== exp/violet ==
Design Viterbi, start of the top module:
module Viterbi(Dx, Rx, oen, rxrdy, clock, seqrdy,reset
    );
For scale: roughly 1600 cells after synthesis, roughly 250 flip-flops, ~8 I/O pins, ~17000 sq um of cells after synthesis.
Settings: LEC_CHECK=0, CAP_MARGIN=20, CORE_MARGIN=2, CORE_UTILIZATION=66, SLEW_MARGIN=20; clock period 9.05 ns.
run.sh (not shown) runs the stock make flow with config.mk's settings and CLKGATE_MAP_FILE=.
[inputs] exp/umber vs exp/violet
Settings: CORE_UTILIZATION: 66 -> 40; the clock period (ns, I/O delays scaled along): 9.05 -> 8.0.
Findings:
Compared with exp/violet, exp/umber ends up with a larger final cell area. Diff exp/violet -> exp/umber | global-route usage | decrease of 12 points. exp/umber: placed instance area is about 8% higher than what exp/violet reported. In the reports for exp/umber and exp/violet, the smaller clock-buffer cell count belongs to exp/violet.

---

oak:
Starting RTL as in the previous note.
make LEC_CHECK=0 ABC_AREA=1 CAP_MARGIN=20 CORE_MARGIN=2 CORE_UTILIZATION=72 CTS_CLUSTER_DIAMETER=255 CTS_CLUSTER_SIZE=72 PLACE_DENSITY_LB_ADDON=0.06 SETUP_SLACK_MARGIN=1.78 SLEW_MARGIN=20 finish   # period 8.0 ns
oak never completed, since it errored out during global routing (5_1_grt).
The following lists how pine was set up differently from oak:
- CTS_CLUSTER_DIAMETER no longer set, was 255
- ABC_AREA no longer set, was 1
- SETUP_SLACK_MARGIN no longer set, was 1.78
- PLACE_DENSITY_LB_ADDON no longer set, was 0.06
- CORE_UTILIZATION now 52, was 72
- CTS_CLUSTER_SIZE no longer set, was 72
- the clock period (ns, I/O delays scaled along) now 3.79, was 8.0
Findings:
- pine -> stages 100% | layout checks FAIL | negative setup slack
- Taking oak as the reference point, the mux cell area share after synthesis of pine rises by 16 points.
- When pine is set beside oak, its total placed cells including tap cells turns out to be about 2.2% larger.
- oak → pine: weighted congestion reported at the end of routability-driven placement shrank by 3.8%, area of the mapped netlist higher.
- oak → pine: number of resized instances in the post-cts repair step fell 150; gate count of the mapped netlist now sits lower; distinct cell type count of the synthesized netlist moved up.
- On cell total in the yosys stat output: pine sits below oak.
What birch does differently from pine at the input level:
- ABC_AREA: unset -> 1
- CORE_UTILIZATION: 52 -> 70
- PLACE_DENSITY_LB_ADDON: unset -> 0.27
- the clock period (ns, I/O delays scaled along): 3.79 -> 7.79
--- outcome ---
birch reports a higher slew at the pin closest to its max-slew limit than pine does.
birch vs. pine: net count of the finished layout saw an increase.
birch | stages: all done | timing, DRC, antenna: all pass
birch vs. pine: sequential share of layout area increased by 8.3 points relative to the old numbers, worst reg-to-reg path cell count increased by about 9% relative to the old numbers.
Input changes introduced in maple (baseline for comparison: birch):
- PLACE_DENSITY: unset -> 0.42
- CTS_CLUSTER_SIZE: unset -> 98
- CORE_UTILIZATION: 70 -> 72
- CTS_CLUSTER_DIAMETER: unset -> 282
- PLACE_DENSITY_LB_ADDON: 0.27 -> unset
- ABC_AREA: 1 -> unset
- the clock period (ns, I/O delays scaled along): 7.79 -> 3.51
Reported for birch and maple, clock tree buffer depth turned out identical to the last digit. Against birch, maple reports a mean instance size in the synthesized netlist that is higher. Compared with birch, maple shows xor and xnor fraction of the mapped netlist area higher by 2.0 points. Status(maple) = ERROR, stage = global routing (5_1_grt). Comparing birch and maple, the lower post-synthesis share of cell area spent on and-or and or-and gates is on maple.
What cedar does differently from maple at the input level:
- PLACE_DENSITY changed from 0.42 to 0.38
- CTS_CLUSTER_DIAMETER changed from 282 to 387
- the clock period (ns, I/O delays scaled along) changed from 3.51 to 5.77
global routing (5_1_grt): cedar exited with error. Pre-CTS setup slack, maple and cedar, higher one = cedar. Floorplan die area: maple vs cedar identical. Post-cts hold buffer count: cedar vs maple identical. From maple to cedar, die width did not move at all. Re number of placed instances with taps included: cedar is 8 up on maple. Final weighted congestion in routability-driven placement is lower on maple. Compared with maple, cedar shows a higher instance area at placement. Comparing cedar against maple, there is no change at all in core utilization at floorplan. As far as share of the synthesized netlist area taken by xor and xnor gates goes, cedar and maple are indistinguishable; the numbers are identical.

---

Starting RTL as in the previous note.
==> flow/config.mk <==
export PLATFORM = sky130hd
export DESIGN_NAME = Viterbi
export DESIGN_NICKNAME = Viterbi
export VERILOG_FILES = /design/flow/design.v
export SDC_FILE = /design/flow/constraint.sdc
export NUM_CORES = 4
export LEC_CHECK = 0
export ABC_AREA = 1
export CAP_MARGIN = 20
export CORE_MARGIN = 6
export CORE_UTILIZATION = 28
export CTS_CLUSTER_DIAMETER = 54
export GPL_ROUTABILITY_DRIVEN = 1
export PLACE_DENSITY_LB_ADDON = 0.21
export SETUP_SLACK_MARGIN = 0.06
export SLEW_MARGIN = 20
==> flow/constraint.sdc <==
create_clock -name core_clock -period 5.45 [get_ports {clock}]
set_input_delay 1.0900 -clock core_clock [delete_from_list [all_inputs] [get_ports {clock}]]
set_output_delay 1.0900 -clock core_clock [all_outputs]
set_load 0.01 [all_outputs]
The baseline finished but failed the layout checks on setup timing.
==> next run, changes <==
Settings changed: ABC_AREA 1 to not set, CORE_MARGIN 6 to 2, CORE_UTILIZATION 28 to 57, CTS_CLUSTER_DIAMETER 54 to not set, CTS_CLUSTER_SIZE set to 79, GPL_ROUTABILITY_DRIVEN 1 to not set, PLACE_DENSITY_LB_ADDON 0.21 to not set, SETUP_SLACK_MARGIN 0.06 to -0.4, TNS_END_PERCENT set to 5.
Clock period 5.45 ns to 4.42 ns, I/O delays scaled along.
What happened: The new run produced a layout that fails on setup timing; non-clock buffer count climbs by 66; flip-flop count is unchanged; worst setup slack gets worse by 2300 ps.

---

== job 5793 ==
Starting RTL as in the previous note.
clock: 8.85 ns
lec_check: 0
abc_area: 1
cap_margin: 30
cell_pad_in_sites_global_placement: 1
core_margin: 2
core_utilization: 68
cts_cluster_size: 25
gpl_routability_driven: 0
max_routing_layer: met5
setup_slack_margin: 0.21
slew_margin: 25
Job 5793 failed in global placement without I/O (3_1_place_gp_skip_io) with GPL-0301.
diff inputs: job 5793 => job 5346
- swapping 68 for 72 in CORE_UTILIZATION
- clearing CTS_CLUSTER_SIZE, which used to be 25
- swapping 25 for 20 in SLEW_MARGIN
- clearing SETUP_SLACK_MARGIN, which used to be 0.21
- clearing ABC_AREA, which used to be 1
- clearing MAX_ROUTING_LAYER, which used to be met5
- putting PLACE_DENSITY at 0.4 where nothing was set
- clearing CELL_PAD_IN_SITES_GLOBAL_PLACEMENT, which used to be 1
- clearing GPL_ROUTABILITY_DRIVEN, which used to be 0
- swapping 30 for 20 in CAP_MARGIN
- swapping 8.85 for 6.57 in the clock period (ns, I/O delays scaled along)
--- outcome ---
Job 5346 failed in clock tree synthesis (4_1_cts) with DPL-0033. Taking job 5793 as the reference point, the floorplan-stage core utilization of job 5346 rises by 4.6 points. The area share of and/or/nand/nor cells after synthesis reported for job 5346 is smaller than that of job 5793 by 10 points. Summary of job 5346 over job 5793: instance count of the mapped netlist moved down, vertical die dimension moved down, sequential fraction of the synthesis area fell by 1.3 points, share of cell area taken by muxes after synthesis went up. Comparing job 5346 and job 5793, the higher post-synthesis compound-gate area fraction is on job 5793. Re synthesized chip area reported by yosys: job 5793 was lower than job 5346. The netlist area before placement of job 5346 exceeds that of job 5793 by about 3.5%. The net count after synthesis reported for job 5346 is smaller than that of job 5793 by 380. Comparing die size for job 5346 and job 5793, the smaller number came from job 5346.
## Diff of input files: job 512 against job 5346
- an added ABC_AREA of 1
- a deleted PLACE_DENSITY that had been 0.4
- an added SETUP_SLACK_MARGIN of 1.81
- an added PLACE_DENSITY_LB_ADDON of 0.2
- a change of the clock period (ns, I/O delays scaled along) from 6.57 to 7.79
==> results <==
Job 512: aborted in global routing (5_1_grt) (tool error). Re post-synthesis area per instance: job 5346 and job 512 aren't equal, and the lower value belongs to job 512. Post-synthesis simple-gate area fraction was higher in job 512 than in job 5346. On total cell area reported by yosys after synthesis, the lower figure sits with job 512, not job 5346. Job 512 ends up with a multiplexer area fraction after synthesis that is 16 points lower than in job 5346. Comparing job 5346 and job 512, the higher area after synthesis was measured on job 5346. For instance tally after logic synthesis, dividing the value from job 512 by the value from job 5346 gives 1.2.
Here is what was changed in the inputs of job 5471 compared with job 512.
- CORE_UTILIZATION changed from 72 to 68
- SETUP_SLACK_MARGIN removed (was 1.81)
- CTS_CLUSTER_DIAMETER newly set to 255
- PLACE_DENSITY_LB_ADDON changed from 0.2 to 0.06
- the clock period (ns, I/O delays scaled along) changed from 7.79 to 8.0
--- outcome ---
Among job 512 and job 5471, the run that stopped before the end is job 512, and it is the only one. Clock buffer count from CTS was lower in job 512 than in job 5471. As far as count of clock tree sinks goes, job 5471 and job 512 are indistinguishable; the numbers are identical. Status: post-place instance area parity (job 512, job 5471). Compared with job 512, in job 5471 post-synthesis cell count saw little to no change; last weighted congestion value of the routability-driven placer lost 6.6%; number of cell rows has increased; height of the die now larger.

---

Viterbi again, from the RTL that the note above started with.
// Viterbi
module Viterbi(Dx, Rx, oen, rxrdy, clock, seqrdy,reset
    );
Settings: LEC_CHECK=0, ABC_AREA=1, CAP_MARGIN=40, CORE_ASPECT_RATIO=0.99, CORE_MARGIN=3, CORE_UTILIZATION=72, CTS_CLUSTER_DIAMETER=364, CTS_CLUSTER_SIZE=15, MAX_ROUTING_LAYER=met4, PLACE_DENSITY_LB_ADDON=0.2, SLEW_MARGIN=10; clock period 6.24 ns.
The starting point did not get past 5_1_grt, error GRT-0232.
==> next run, changes <==
--- a/flow/config.mk
+++ b/flow/config.mk
@@ -9 +9 @@
-export CAP_MARGIN = 40
+export CAP_MARGIN = 20
@@ -13 +13 @@
-export CTS_CLUSTER_DIAMETER = 364
+export CTS_CLUSTER_DIAMETER = 72
==> flow/constraint.sdc (replaced) <==
create_clock -name core_clock -period 7.8 [get_ports {clock}]
set_input_delay 1.5600 -clock core_clock [delete_from_list [all_inputs] [get_ports {clock}]]
set_output_delay 1.5600 -clock core_clock [all_outputs]
set_load 0.01 [all_outputs]
Outcome:
- The changed run finished clean
- die size is unchanged
- area after synthesis does not change
- synthesized cell count is unchanged
==> next run, changes <==
--- a/flow/config.mk
+++ b/flow/config.mk
@@ -11,4 +11,4 @@
-export CORE_MARGIN = 3
-export CORE_UTILIZATION = 72
-export CTS_CLUSTER_DIAMETER = 72
-export CTS_CLUSTER_SIZE = 15
+export CORE_MARGIN = 2
+export CORE_UTILIZATION = 71
+export CTS_CLUSTER_DIAMETER = 322
+export CTS_CLUSTER_SIZE = 34
@@ -16 +15,0 @@
-export PLACE_DENSITY_LB_ADDON = 0.2
==> flow/constraint.sdc (replaced) <==
create_clock -name core_clock -period 6.09 [get_ports {clock}]
set_input_delay 1.2180 -clock core_clock [delete_from_list [all_inputs] [get_ports {clock}]]
set_output_delay 1.2180 -clock core_clock [all_outputs]
set_load 0.01 [all_outputs]
After rerunning: The new run stopped in 5_1_grt with ODB-0269; die area falls slightly; synthesized cell count is unchanged; synthesized area stays the same.
==> next run, changes <==
--- a/flow/config.mk
+++ b/flow/config.mk
@@ -10 +9,0 @@
-export CORE_ASPECT_RATIO = 0.99
@@ -12,5 +11,4 @@
-export CORE_UTILIZATION = 71
-export CTS_CLUSTER_DIAMETER = 322
-export CTS_CLUSTER_SIZE = 34
-export MAX_ROUTING_LAYER = met4
-export SLEW_MARGIN = 10
+export CORE_UTILIZATION = 72
+export CTS_CLUSTER_SIZE = 83
+export PLACE_DENSITY_LB_ADDON = 0.27
+export SLEW_MARGIN = 20
==> flow/constraint.sdc (replaced) <==
create_clock -name core_clock -period 7.77 [get_ports {clock}]
set_input_delay 1.5540 -clock core_clock [delete_from_list [all_inputs] [get_ports {clock}]]
set_output_delay 1.5540 -clock core_clock [all_outputs]
set_load 0.01 [all_outputs]
With this change the flow completed with no timing, DRC or antenna violations. Synthesized area does not change. Die size falls by 1.4%. Synthesized cell count does not change.
